==> branch raven: inputs <==
==> flow/design.v <==
module cordic #(
    parameter data_width = 16,
    parameter iterations = 15
    )(
    input clk,
    input reset_n,
    input logic signed [data_width-1:0] angle,
    input logic signed [data_width-1:0] x_i,
    input logic signed [data_width-1:0] y_i,
    output logic signed [data_width-1:0] cos,
    output logic signed [data_width-1:0] sin,
    input valid_in,
    output logic valid_out
    );
    logic signed [data_width-1:0] atan_table [0:iterations-1];
    assign atan_table[0]  = 'd12867;   
    assign atan_table[1]  = 'd7596;    
    assign atan_table[2]  = 'd4013;    
    assign atan_table[3]  = 'd2037;    
    assign atan_table[4]  = 'd1021;    
    assign atan_table[5]  = 'd511;     
    assign atan_table[6]  = 'd256;     
    assign atan_table[7]  = 'd128;     
    assign atan_table[8]  = 'd64;      
    assign atan_table[9]  = 'd32;      
    assign atan_table[10] = 'd16;      
    assign atan_table[11] = 'd8;       
    assign atan_table[12] = 'd4;       
    assign atan_table[13] = 'd2;       
    assign atan_table[14] = 'd1;       
    logic signed [data_width-1:0] x [0:iterations], y [0:iterations], z [0:iterations];
    logic [$clog2(iterations)-1:0] iteration;
    logic valid_pipe [0:iterations];
    always_ff @(posedge clk or negedge reset_n) begin
        if (!reset_n) begin
            x[0] <= 0;
            y[0] <= 0;
            z[0] <= 0;
            valid_pipe[0] <= 0;
        end else if (valid_in) begin
            case (angle[15:14])
                2'b00: begin
                    x[0] <= x_i;
                    y[0] <= y_i;
                    z[0] <= angle;
                end
                2'b01: begin
                    x[0] <= -y_i;
                    y[0] <= x_i;
                    z[0] <= {2'b00, angle[13:0]};
                end
                2'b10: begin
                    x[0] <= -x_i;
                    y[0] <= -y_i;
                    z[0] <= {2'b11, angle[13:0]};
                end
                2'b11: begin
                    x[0] <= y_i;
                    y[0] <= -x_i;
                    z[0] <= -angle;
                end
            endcase
            valid_pipe[0] <= 1;
        end else begin
            valid_pipe[0] <= 0;
        end
    end
    genvar i;
    generate
        for (i = 0; i < iterations; i = i + 1) begin : cordic_pipeline
            always_ff @(posedge clk or negedge reset_n) begin
                if (!reset_n) begin
                    x[i+1] <= 0;
                    y[i+1] <= 0;
                    z[i+1] <= 0;
                    valid_pipe[i+1] <= 0;
                end else if (valid_pipe[i]) begin
                    if (z[i] < 0) begin
                        x[i+1] <= x[i] + (y[i] >>> i);
                        y[i+1] <= y[i] - (x[i] >>> i);
                        z[i+1] <= z[i] + atan_table[i];
                    end else begin
                        x[i+1] <= x[i] - (y[i] >>> i);
                        y[i+1] <= y[i] + (x[i] >>> i);
                        z[i+1] <= z[i] - atan_table[i];
                    end
                    valid_pipe[i+1] <= 1;
                end else begin
                    valid_pipe[i+1] <= 0;
                end
            end
        end
    endgenerate
    assign cos = x[iterations];
    assign sin = y[iterations];
    assign valid_out = valid_pipe[iterations];
endmodule
==> flow/run.sh <==
#!/bin/bash
# the make line also repeats each setting of config.mk as NAME=value (left out here)
make -C /OpenROAD-flow-scripts/flow DESIGN_CONFIG=/design/flow/config.mk WORK_HOME=/design/flow/orfs CLKGATE_MAP_FILE= finish
==> flow/config.mk <==
export PLATFORM = sky130hd
export DESIGN_NAME = cordic
export DESIGN_NICKNAME = cordic
export VERILOG_FILES = /design/flow/design.v
export SDC_FILE = /design/flow/constraint.sdc
export NUM_CORES = 4
export LEC_CHECK = 0
export CAP_MARGIN = 20
export CELL_PAD_IN_SITES_GLOBAL_PLACEMENT = 1
export CORE_ASPECT_RATIO = 1.32
export CORE_MARGIN = 2
export CORE_UTILIZATION = 40
export GPL_ROUTABILITY_DRIVEN = 0
export MAX_ROUTING_LAYER = met5
export MIN_ROUTING_LAYER = met2
export PLACE_DENSITY = 0.45
export SETUP_SLACK_MARGIN = -0.12
export SLEW_MARGIN = 10
export TNS_END_PERCENT = 10
==> flow/constraint.sdc <==
create_clock -name core_clock -period 4.0 [get_ports {clk}]
set_input_delay 0.8000 -clock core_clock [delete_from_list [all_inputs] [get_ports {clk}]]
set_output_delay 0.8000 -clock core_clock [all_outputs]
set_load 0.01 [all_outputs]
==> inputs of branch tundra, as changes to branch raven <==
Settings changed: CAP_MARGIN 20 to 10, CELL_PAD_IN_SITES_GLOBAL_PLACEMENT 1 to unset, CORE_ASPECT_RATIO 1.32 to unset, CORE_UTILIZATION 40 to 72, CTS_CLUSTER_DIAMETER set to 352, CTS_CLUSTER_SIZE set to 35, GPL_ROUTABILITY_DRIVEN 0 to unset, MAX_ROUTING_LAYER met5 to unset, MIN_ROUTING_LAYER met2 to unset, PLACE_DENSITY 0.45 to unset, PLACE_DENSITY_LB_ADDON set to 0.23, SETUP_SLACK_MARGIN -0.12 to 0.92, SLEW_MARGIN 10 to 20, TNS_END_PERCENT 10 to unset.
==> flow/constraint.sdc (replaced) <==
create_clock -name core_clock -period 3.09 [get_ports {clk}]
set_input_delay 0.6180 -clock core_clock [delete_from_list [all_inputs] [get_ports {clk}]]
set_output_delay 0.6180 -clock core_clock [all_outputs]
set_load 0.01 [all_outputs]
==> qor summary <==
quantity                                                      branch tundra    branch raven
Status                                            aborted with a tool error  finished clean
Failing step                                       global routing (5_1_grt)               -
Starting Density                                                      0.728           0.403
Cells resized by post-CTS repair                                        497               0
Number of placement rows                                                106             164
Clock buffers created by TritonCTS                                       25              89
Setup Slack @ Placement                                           -0.205 ns        0.348 ns
Synth Instances                                                       6,641           6,641
Cell area after placement                                        0.0679 mm²      0.0645 mm²
Cell count after placement                                            8,193           8,632
# H-tree levels                                                           1               3
Die height                                                           295 µm          452 µm
Estimated wirelength of the detail-placed design                 123,000 µm      138,000 µm
Placeable core region                                            0.0837 mm²       0.151 mm²
Buffers inserted by post-CTS timing repair                              164               0
Synth cell types                                                         87              87
Floorplan die width                                                  295 µm          344 µm
Chip area                                                        0.0870 mm²       0.155 mm²
Hold bufs inserted after CTS                                              1               0

==> try-ember: inputs <==
// cordic: RTL as listed in full above, without the edits since
==> flow/config.mk <==
export PLATFORM = sky130hd
export DESIGN_NAME = cordic
export DESIGN_NICKNAME = cordic
export VERILOG_FILES = /design/flow/design.v
export SDC_FILE = /design/flow/constraint.sdc
export NUM_CORES = 4
export LEC_CHECK = 0
export CAP_MARGIN = 20
export CORE_MARGIN = 2
export CORE_UTILIZATION = 40
export GPL_ROUTABILITY_DRIVEN = 0
export MAX_ROUTING_LAYER = met4
export PLACE_DENSITY_LB_ADDON = 0.13
export SETUP_SLACK_MARGIN = -0.12
export SLEW_MARGIN = 10
export TNS_END_PERCENT = 10
==> flow/constraint.sdc <==
create_clock -name core_clock -period 4.0 [get_ports {clk}]
set_input_delay 0.8000 -clock core_clock [delete_from_list [all_inputs] [get_ports {clk}]]
set_output_delay 0.8000 -clock core_clock [all_outputs]
set_load 0.01 [all_outputs]
run.sh (not shown) runs the stock make flow with config.mk's settings and CLKGATE_MAP_FILE=.
==> try-violet (differences from try-ember) <==
- CELL_PAD_IN_SITES_GLOBAL_PLACEMENT: unset -> 0
- CORE_UTILIZATION: 40 -> 70
- CTS_CLUSTER_DIAMETER: unset -> 63
- GPL_ROUTABILITY_DRIVEN: 0 -> unset
- GPL_TIMING_DRIVEN: unset -> 1
- HOLD_SLACK_MARGIN: unset -> -0.04
- PLACE_DENSITY_LB_ADDON: 0.13 -> unset
- SETUP_SLACK_MARGIN: -0.12 -> 0.88
- SLEW_MARGIN: 10 -> 20
- TNS_END_PERCENT: 10 -> 50
==> flow/constraint.sdc (replaced) <==
create_clock -name core_clock -period 3.04 [get_ports {clk}]
set_input_delay 0.6080 -clock core_clock [delete_from_list [all_inputs] [get_ports {clk}]]
set_output_delay 0.6080 -clock core_clock [all_outputs]
set_load 0.01 [all_outputs]
==> qor summary <==
quantity	try-ember	try-violet
Outcome	timing/DRC/antenna clean	stopped before the end
Last stage reached	-	global routing (5_1_grt)
Number of clock buffers inserted by TritonCTS	95	88
Chip Width	394 um	299 um
#FFs+latches synth	744	744
Ys cells	6641	6641
Setup WS pre-CTS	216 ps	-311 ps
Instance area at placement	0.0645 mm^2	0.0685 mm^2
Die ar.	0.155 mm^2	0.0894 mm^2
Std cell rows	143	108
Final HPWL from detailed placement	123000 um	121000 um
Proportion of synthesized area in mux cells	9.11%	9.11%
CTS max path bufs	3	3
Number of hold buffers added after cts	0	1
Post-synthesis async set-or-reset flop share	100%	100%
Cells after DPL	8659	8282
Number of clock sinks	744	744
Most common reg cell	dfrtp_1	dfrtp_1
Fraction of the yosys area taken by sequential cells	30.6%	30.6%
Core Footprint	0.152 mm^2	0.0865 mm^2
Post CTS Setup Buffer Count	0	213
Simple-gate share of the synthesized area	11.1%	11.1%
Post-synth tally of flip-flops with integrated enable	0	0
Count of boundary I/O pins	84	84
Share of the core filled by cells before placement	40.2%	70.4%
Die span in y	394 um	299 um
Post-CTS Resized	0	675

==> 06-04: inputs <==
Starts from the design.v that is shown in full above.
clock: 3.09 ns
lec_check: 0
cap_margin: 20
core_margin: 2
core_utilization: 70
cts_cluster_diameter: 53
max_routing_layer: met4
slew_margin: 20
==> 07-07 (differences from 06-04) <==
--- a/flow/config.mk
+++ b/flow/config.mk
@@ -7,7 +7,7 @@
 export LEC_CHECK = 0
 export CAP_MARGIN = 20
 export CORE_MARGIN = 2
-export CORE_UTILIZATION = 70
-export CTS_CLUSTER_DIAMETER = 53
+export CORE_UTILIZATION = 40
+export GPL_ROUTABILITY_DRIVEN = 0
 export MAX_ROUTING_LAYER = met4
 export SLEW_MARGIN = 20
==> flow/constraint.sdc (replaced) <==
create_clock -name core_clock -period 4.0 [get_ports {clk}]
set_input_delay 0.8000 -clock core_clock [delete_from_list [all_inputs] [get_ports {clk}]]
set_output_delay 0.8000 -clock core_clock [all_outputs]
set_load 0.01 [all_outputs]
==> 05-18 (differences from 06-04) <==
--- a/flow/config.mk
+++ b/flow/config.mk
@@ -7,7 +7,5 @@
 export LEC_CHECK = 0
 export CAP_MARGIN = 20
 export CORE_MARGIN = 2
-export CORE_UTILIZATION = 70
-export CTS_CLUSTER_DIAMETER = 53
-export MAX_ROUTING_LAYER = met4
+export CORE_UTILIZATION = 58
 export SLEW_MARGIN = 20
==> flow/constraint.sdc (replaced) <==
create_clock -name core_clock -period 3.8 [get_ports {clk}]
set_input_delay 0.7600 -clock core_clock [delete_from_list [all_inputs] [get_ports {clk}]]
set_output_delay 0.7600 -clock core_clock [all_outputs]
set_load 0.01 [all_outputs]
==> notes <==
Of 07-07 and 06-04, 06-04 has the higher hold slack (gap 0.23 ns).
Flip-flop count is the same in 05-18 and 07-07.
In 07-07 the core utilization is lower than in 06-04, by 45 points.
Die size: 07-07 > 05-18 > 06-04.
In synthesized area, 05-18 and 06-04 do not differ.
06-04 produced a layout that fails on negative setup slack. 07-07 finished clean. 05-18 went through all stages and came out clean.
Global-route usage, highest first: 06-04, 05-18, 07-07.
Sequential share of layout area: 05-18 > 07-07 > 06-04.
==> figures <==
quantity	05-18	07-07	06-04
Result of the run	timing/DRC/antenna clean	timing/DRC/antenna clean	complete, but fails checks
Violated checks	-	-	negative setup slack
Final cycle utilization of the critical path	93.5%	92.6%	128%
Fraction of the core area occupied by cells at floorplan	58.7%	40.2%	70.4%
Wire per inst	17.9 um	16.8 um	23.7 um
Min Clock Period, post-route	3.55 ns	3.70 ns	3.95 ns
Global-route track usage on met3	4.54%	2.39%	6.15%
Hold WC Path Type	in2async	in2async	in2reg
Post-layout instance count excluding filler cells	8195	8808	8789
Final setup viols	0	0	112
Layout clock area frac	4.64%	4.64%	4.48%
Inserted Clock Buffers	87	90	98
Clock latency of the later-clocked register in the worst-skew pair	0.67 ns	0.73 ns	0.71 ns
Post-cts sizing count	0	0	242
